==> inputs of build 41 <==
Design sdram_logger, start of the top module:
module sdram_logger (
    input         clk,           
    input         rst_n,         
    input  [23:0] timestamp,     
    input  [79:0] geig_data,     
    input  [79:0] mag_data,      
    input         next_byte,     
    input  [15:0] sdram_dq_in,   
    output [15:0] sdram_dq_out,  
    output        sdram_dq_oe,   
    output [12:0] sdram_a,
    output [1:0]  sdram_ba,
    output        sdram_clk_en,
    output        sdram_cke,
    output        sdram_cs,
    output        sdram_ras,
    output        sdram_cas,
    output        sdram_we,
    output        sdram_dqml,
    output        sdram_dqmu,
    output [7:0]  byte_out       
);
export LEC_CHECK = 0
export ABC_AREA = 1
export CAP_MARGIN = 0
export CELL_PAD_IN_SITES_DETAIL_PLACEMENT = 1
export CELL_PAD_IN_SITES_GLOBAL_PLACEMENT = 0
export CORE_ASPECT_RATIO = 1.21
export CORE_MARGIN = 5
export CORE_UTILIZATION = 40
export CTS_CLUSTER_SIZE = 87
export GPL_ROUTABILITY_DRIVEN = 1
export MAX_ROUTING_LAYER = met4
export MIN_ROUTING_LAYER = met1
export PLACE_DENSITY_LB_ADDON = 0.15
export SETUP_SLACK_MARGIN = 1.56
export SLEW_MARGIN = 10
export TNS_END_PERCENT = 5
create_clock -name core_clock -period 7.76 [get_ports {clk}]
run.sh (not shown) runs the stock make flow with config.mk's settings and CLKGATE_MAP_FILE=.
==> trial 60: changes against build 41 <==
Settings changed: ABC_AREA 1 to default, CAP_MARGIN 0 to 15, CELL_PAD_IN_SITES_DETAIL_PLACEMENT 1 to default, CELL_PAD_IN_SITES_GLOBAL_PLACEMENT 0 to default, CORE_ASPECT_RATIO 1.21 to default, CORE_MARGIN 5 to 2, CORE_UTILIZATION 40 to 70, CTS_CLUSTER_SIZE 87 to 33, GPL_ROUTABILITY_DRIVEN 1 to default, MAX_ROUTING_LAYER met4 to default, MIN_ROUTING_LAYER met1 to default, PLACE_DENSITY_LB_ADDON 0.15 to default, SETUP_SLACK_MARGIN 1.56 to default, SLEW_MARGIN 10 to 20, TNS_END_PERCENT 5 to default.
==> flow/constraint.sdc (replaced) <==
create_clock -name core_clock -period 7.25 [get_ports {clk}]
set_input_delay 1.4500 -clock core_clock [delete_from_list [all_inputs] [get_ports {clk}]]
set_output_delay 1.4500 -clock core_clock [all_outputs]
set_load 0.01 [all_outputs]
==> results <==
metric                                                                                       trial 60               build 41
Outcome                                                                               failed layout checks  timing/DRC/antenna clean
Layout check failures                                                            negative setup slack                      -
Final HPWL from detailed placement                                                            68.1 mm                77.5 mm
R2r setup slk                                                                                 0.38 ns                1.01 ns
Met1 Routed Length                                                                            38.9 mm                42.4 mm
Clock distribution area overhead in the final layout                                            6.22%                  6.29%
Power per unit of standard cell area                                                      231 mW/mm^2            216 mW/mm^2
Buffers and inverters on the worst path                                                             3                      5
Sum of internal, switching and leakage power                                                0.00914 W              0.00868 W
Share of synthesized cell area in and-or and or-and compound cells                              15.2%                  11.2%
Number of antenna violations at the first check in global routing                                   4                      1
Post-detailed-route via-to-cell ratio                                                            6.66                   5.27
Critical register-to-register path endpoint                         sdram_interface_0.read_counter[1]  sdram_interface_0.ras
Share of the final layout cell area in sequential cells                                         44.9%                  44.3%
Post-synthesis simple-gate area fraction                                                        11.3%                  21.8%
Power attributed to sequential cells                                                        0.00425 W              0.00394 W
Clock Buffer Count                                                                                 96                    112
CP Depth                                                                                           14                     21
Met2 demand-to-capacity share in global routing                                                 61.6%                  43.3%
Detailed Route WL                                                                              100 mm                 106 mm
Yosys cell count                                                                                 3105                   3746

---

==> inputs of amber <==
sdram_logger again, from the RTL that the note above started with.
Design sdram_logger, start of the top module:
module sdram_logger (
    input         clk,           
    input         rst_n,         
    input  [23:0] timestamp,     
    input  [79:0] geig_data,     
    input  [79:0] mag_data,      
    input         next_byte,     
    input  [15:0] sdram_dq_in,   
    output [15:0] sdram_dq_out,  
    output        sdram_dq_oe,   
    output [12:0] sdram_a,
    output [1:0]  sdram_ba,
    output        sdram_clk_en,
    output        sdram_cke,
    output        sdram_cs,
    output        sdram_ras,
    output        sdram_cas,
    output        sdram_we,
    output        sdram_dqml,
    output        sdram_dqmu,
    output [7:0]  byte_out       
);
wire        sdram_status;
wire [15:0] data_read;
wire        next_read, next_write, read_cmd;
wire [15:0] mc_data_out;
wire [1:0]  mc_ba_out, mc_cmd_out;
wire [8:0]  mc_col_out;
wire [12:0] mc_row_out;
wire [1:0]  ba_read, ba_write;
wire [8:0]  col_read, col_write;
wire [12:0] row_read, row_write;
memory_controller memory_controller_0(
    .CLK_48MHZ    ( clk ),
    .RESET        ( rst_n ),
    .SDRAM_STATUS ( sdram_status ),
    .READ_CMD     ( read_cmd ),
    .GEIG_DATA    ( geig_data ),
    .MAG_DATA     ( mag_data ),
    .BA_READ      ( ba_read ),
    .COL_READ     ( col_read ),
  ...
clock: 7.76 ns
lec_check: 0
abc_area: 0
cap_margin: 20
cell_pad_in_sites_detail_placement: 0
cell_pad_in_sites_global_placement: 0
core_aspect_ratio: 0.92
core_margin: 2
core_utilization: 69
cts_cluster_size: 37
gpl_routability_driven: 0
max_routing_layer: met5
place_density: 0.66
setup_slack_margin: 1.56
slew_margin: 20
==> inputs of yarrow, as changes to amber <==
--- a/flow/config.mk
+++ b/flow/config.mk
@@ -9,12 +9,12 @@
 export CAP_MARGIN = 20
 export CELL_PAD_IN_SITES_DETAIL_PLACEMENT = 0
-export CELL_PAD_IN_SITES_GLOBAL_PLACEMENT = 0
+export CELL_PAD_IN_SITES_GLOBAL_PLACEMENT = 3
 export CORE_ASPECT_RATIO = 0.92
 export CORE_MARGIN = 2
-export CORE_UTILIZATION = 69
-export CTS_CLUSTER_SIZE = 37
+export CORE_UTILIZATION = 27
+export CTS_CLUSTER_SIZE = 87
 export GPL_ROUTABILITY_DRIVEN = 0
 export MAX_ROUTING_LAYER = met5
-export PLACE_DENSITY = 0.66
+export PLACE_DENSITY = 0.48
 export SETUP_SLACK_MARGIN = 1.56
 export SLEW_MARGIN = 20
==> inputs of quartz, as changes to amber <==
==> flow/config.mk (replaced) <==
export PLATFORM = sky130hd
export DESIGN_NAME = sdram_logger
export DESIGN_NICKNAME = sdram_logger
export VERILOG_FILES = /design/flow/design.v
export SDC_FILE = /design/flow/constraint.sdc
export NUM_CORES = 4
export LEC_CHECK = 0
export CAP_MARGIN = 20
export CORE_MARGIN = 2
export CORE_UTILIZATION = 40
export SLEW_MARGIN = 20
==> flow/constraint.sdc (replaced) <==
create_clock -name core_clock -period 13.1 [get_ports {clk}]
set_input_delay 2.6200 -clock core_clock [delete_from_list [all_inputs] [get_ports {clk}]]
set_output_delay 2.6200 -clock core_clock [all_outputs]
set_load 0.01 [all_outputs]
==> qor summary <==
quantity	amber	yarrow	quartz
Outcome	complete, but fails checks	complete, but fails checks	complete, no violations
Reasons for failing layout checks	setup timing	setup timing	-
Total number of tap cells	632	1625	1080
Global routing met2 resource utilization	58.7%	27.6%	33.2%
NumNets Final	3701	3717	3529
Pre-Place Util	69.8%	27.3%	40.2%
Highest metal layer used by the detailed router	met4	met5	met5
Group drawing the most power	sequential cells	clock	sequential cells
Setup slack on the worst flop-to-flop path	980 ps	1100 ps	2970 ps
Top fanout value on the critical path	4	4	6
Layout Skew	67.4 ps	74.0 ps	63.6 ps
Wirelength, routed	103000 um	124000 um	96300 um
Switching Fraction	24.6%	25.7%	24.7%
Met3 Wirelength	12700 um	5830 um	6020 um
Worst r2r dst	sdram_interface_0.address[8]$_DFF_NN0_	sdram_interface_0.address[5]$_DFF_NN0_	read_buffer_0.buffer_a[11]$_DFFE_PN0P_
Fill cell total of the finished layout	2408	12.2k	7643
Final core utilization	86.0%	35.0%	47.4%
Combinational share of power	11.8%	11.4%	10.7%
Flop share of the area	43.1%	41.4%	45.0%
Post CTS Setup Buffer Count	57	51	0
Count of vias placed by the detailed router	27.7k	25.3k	24.5k
Worst hold path endpoint	sdram_interface_0.ts_delay[15]$_DFFE_NN0P_	sdram_interface_0.dread[12]$_DFFE_NN0P_	sdram_interface_0.pwr_stabalize$_DFFE_NN0P_
Fraction of area in non-clock buffers	10.8%	10.8%	7.16%
Fraction of area in clock buffers and inverters	5.56%	6.60%	6.55%
Wire length of the first global-routing pass	151000 um	181000 um	146000 um
Transition time at the pin with the least slew margin	1090 ps	1040 ps	1140 ps
Power and IR drop assume default switching activity.
